==> job 7852 <==
==> flow/design.v (excerpt) <==
module alu(
    input clk,
    input rst,
    input [31:0] op_a,         
    input [31:0] op_b,         
    input [2:0] op_code,       
    input mode_fp,             
    input round_mode,          
    input start,               
    output reg [31:0] result,  
    output reg valid_out,      
    output reg [4:0] flags     
);
clock: 10.5 ns
lec_check: 0
abc_area: 1
cap_margin: 20
core_margin: 2
core_utilization: 72
cts_cluster_diameter: 348
cts_cluster_size: 98
place_density: 0.36
slew_margin: 20
tns_end_percent: 10
run.sh (not shown) runs the stock make flow with config.mk's settings and CLKGATE_MAP_FILE=.
==> inputs of job 2091, as changes to job 7852 <==
Settings changed: ABC_AREA 1 to unset, CELL_PAD_IN_SITES_DETAIL_PLACEMENT set to 1, CORE_UTILIZATION 72 to 40, CTS_CLUSTER_DIAMETER 348 to unset, CTS_CLUSTER_SIZE 98 to unset, MAX_ROUTING_LAYER set to met4, PLACE_DENSITY 0.36 to unset, TNS_END_PERCENT 10 to 35.
==> flow/constraint.sdc (replaced) <==
create_clock -name core_clock -period 15.2 [get_ports {clk}]
set_input_delay 3.0400 -clock core_clock [delete_from_list [all_inputs] [get_ports {clk}]]
set_output_delay 3.0400 -clock core_clock [all_outputs]
set_load 0.01 [all_outputs]
==> comparison <==
Job 7852 did not get past global routing (5_1_grt) on ODB-0269. Job 2091 finished with timing, DRC and antenna clean.
Die size: job 7852 is smaller than job 2091 (about 46%).
Against job 2091, the synthesized area of job 7852 is smaller by 3.5%.
Synthesized cell count: job 2091 is lower than job 7852 (6.4%).
==> figures <==
	job 7852	job 2091
Xor/xnor share of the synthesized area	0.0191	0.0301
RePlAce Congestion	1.12	1.05
Vertical extent of the die	251 um	342 um
Worst slack, placed	-1.92 ns	-0.0780 ns
Mean post-synth cell area	7.44 um^2	8.24 um^2
Yosys cell types	79	113
Seq share, synth	0.182	0.175
Mux contribution to synthesized area	0.000710	0.0456
Number of placed cells counting well taps	7349	7238
Fa+ha+maj area frac	0.322	0.311
Total setup buffers inserted after CTS	56	3
Outcome	did not finish	complete, no violations
Last stage reached	global routing (5_1_grt)	-
Post-synthesis cell count	5924	5542
Initial core utilization	0.729	0.405
Floorplan Nets	6837	6455
Yosys chip area	44100 um^2	45700 um^2

* * *

==> inputs of trial 34 <==
alu again, from the RTL that the note above started with.
// alu
module alu(
    input clk,
    input rst,
    input [31:0] op_a,         
    input [31:0] op_b,         
    input [2:0] op_code,       
    input mode_fp,             
    input round_mode,          
    input start,               
    output reg [31:0] result,  
    output reg valid_out,      
    output reg [4:0] flags     
);
==> flow/config.mk <==
export PLATFORM = sky130hd
export DESIGN_NAME = alu
export DESIGN_NICKNAME = alu
export VERILOG_FILES = /design/flow/design.v
export SDC_FILE = /design/flow/constraint.sdc
export NUM_CORES = 4
export LEC_CHECK = 0
export ABC_AREA = 1
export CAP_MARGIN = 20
export CORE_MARGIN = 2
export CORE_UTILIZATION = 72
export CTS_CLUSTER_DIAMETER = 132
export CTS_CLUSTER_SIZE = 86
export HOLD_SLACK_MARGIN = 0.29
export PLACE_DENSITY_LB_ADDON = 0.08
export SLEW_MARGIN = 20
==> flow/constraint.sdc <==
create_clock -name core_clock -period 8.13 [get_ports {clk}]
set_input_delay 1.6260 -clock core_clock [delete_from_list [all_inputs] [get_ports {clk}]]
set_output_delay 1.6260 -clock core_clock [all_outputs]
set_load 0.01 [all_outputs]
==> build 9 (differences from trial 34) <==
Settings changed: ABC_AREA 1 to default, CORE_MARGIN 2 to 3, CORE_UTILIZATION 72 to 35, CTS_CLUSTER_DIAMETER 132 to default, CTS_CLUSTER_SIZE 86 to default, GPL_ROUTABILITY_DRIVEN from default to 1, HOLD_SLACK_MARGIN 0.29 to default, PLACE_DENSITY from default to 0.91, PLACE_DENSITY_LB_ADDON 0.08 to default, SETUP_SLACK_MARGIN from default to -1.27.
==> flow/constraint.sdc (replaced) <==
create_clock -name core_clock -period 15.2 [get_ports {clk}]
set_input_delay 3.0400 -clock core_clock [delete_from_list [all_inputs] [get_ports {clk}]]
set_output_delay 3.0400 -clock core_clock [all_outputs]
set_load 0.01 [all_outputs]
==> trial 79 (differences from trial 34) <==
Settings changed: CTS_CLUSTER_DIAMETER 132 to default, CTS_CLUSTER_SIZE 86 to 97, HOLD_SLACK_MARGIN 0.29 to default, PLACE_DENSITY_LB_ADDON 0.08 to default.
==> flow/constraint.sdc (replaced) <==
create_clock -name core_clock -period 21.5 [get_ports {clk}]
set_input_delay 4.3000 -clock core_clock [delete_from_list [all_inputs] [get_ports {clk}]]
set_output_delay 4.3000 -clock core_clock [all_outputs]
set_load 0.01 [all_outputs]
==> qor summary <==
Vias after detailed routing: trial 34 -; build 9 45,800; trial 79 44,900
Minimum setup slack after placement: trial 34 -4.07 ns; build 9 -0.294 ns; trial 79 4.50 ns
Synthesized-area fraction occupied by xor and xnor cells: trial 34 0.0191; build 9 0.0301; trial 79 0.0191
Power in sequential cells: trial 34 -; build 9 0.00111 W; trial 79 0.000783 W
Clock-cell share of area: trial 34 -; build 9 0.0287; trial 79 0.0281
Routed met2 length: trial 34 -; build 9 75.9 mm; trial 79 69.8 mm
Origin of the critical flop-to-flop path: trial 34 -; build 9 current_mode; trial 79 current_mode
Max Clk Rate: trial 34 -; build 9 0.0642 GHz; trial 79 0.0553 GHz
Number of instances in the placed design: trial 34 7,419; build 9 7,570; trial 79 6,650
Number of flip-flops and latches: trial 34 -; build 9 345; trial 79 345
Slew at the pin closest to its max-slew limit: trial 34 -; build 9 1.21 ns; trial 79 1.22 ns
Minimum setup slack in the final design: trial 34 -; build 9 -0.375 ns; trial 79 3.42 ns
Critical Path End Type: trial 34 -; build 9 flip-flop; trial 79 flip-flop
Number of logged tool warnings: trial 34 -; build 9 102; trial 79 99
CTS buffer count: trial 34 13; build 9 42; trial 79 40
Final count of pins violating max slew: trial 34 -; build 9 0; trial 79 0
Detail-routed via count per cell: trial 34 -; build 9 5.97; trial 79 6.67
Crit path time final: trial 34 -; build 9 15.58 ns; trial 79 18.08 ns
Combinational share of power: trial 34 -; build 9 0.717; trial 79 0.682
Switching power of the nets: trial 34 -; build 9 0.00412 W; trial 79 0.00252 W
Status: trial 34 aborted with a tool error; build 9 complete, but fails checks; trial 79 complete, no violations
Last stage reached: trial 34 global routing (5_1_grt); build 9 -; trial 79 -
Layout check failures: trial 34 -; build 9 setup timing; trial 79 -
Critical Path Sink: trial 34 -; build 9 result[3]; trial 79 result[18]
Power and IR drop assume default switching activity.
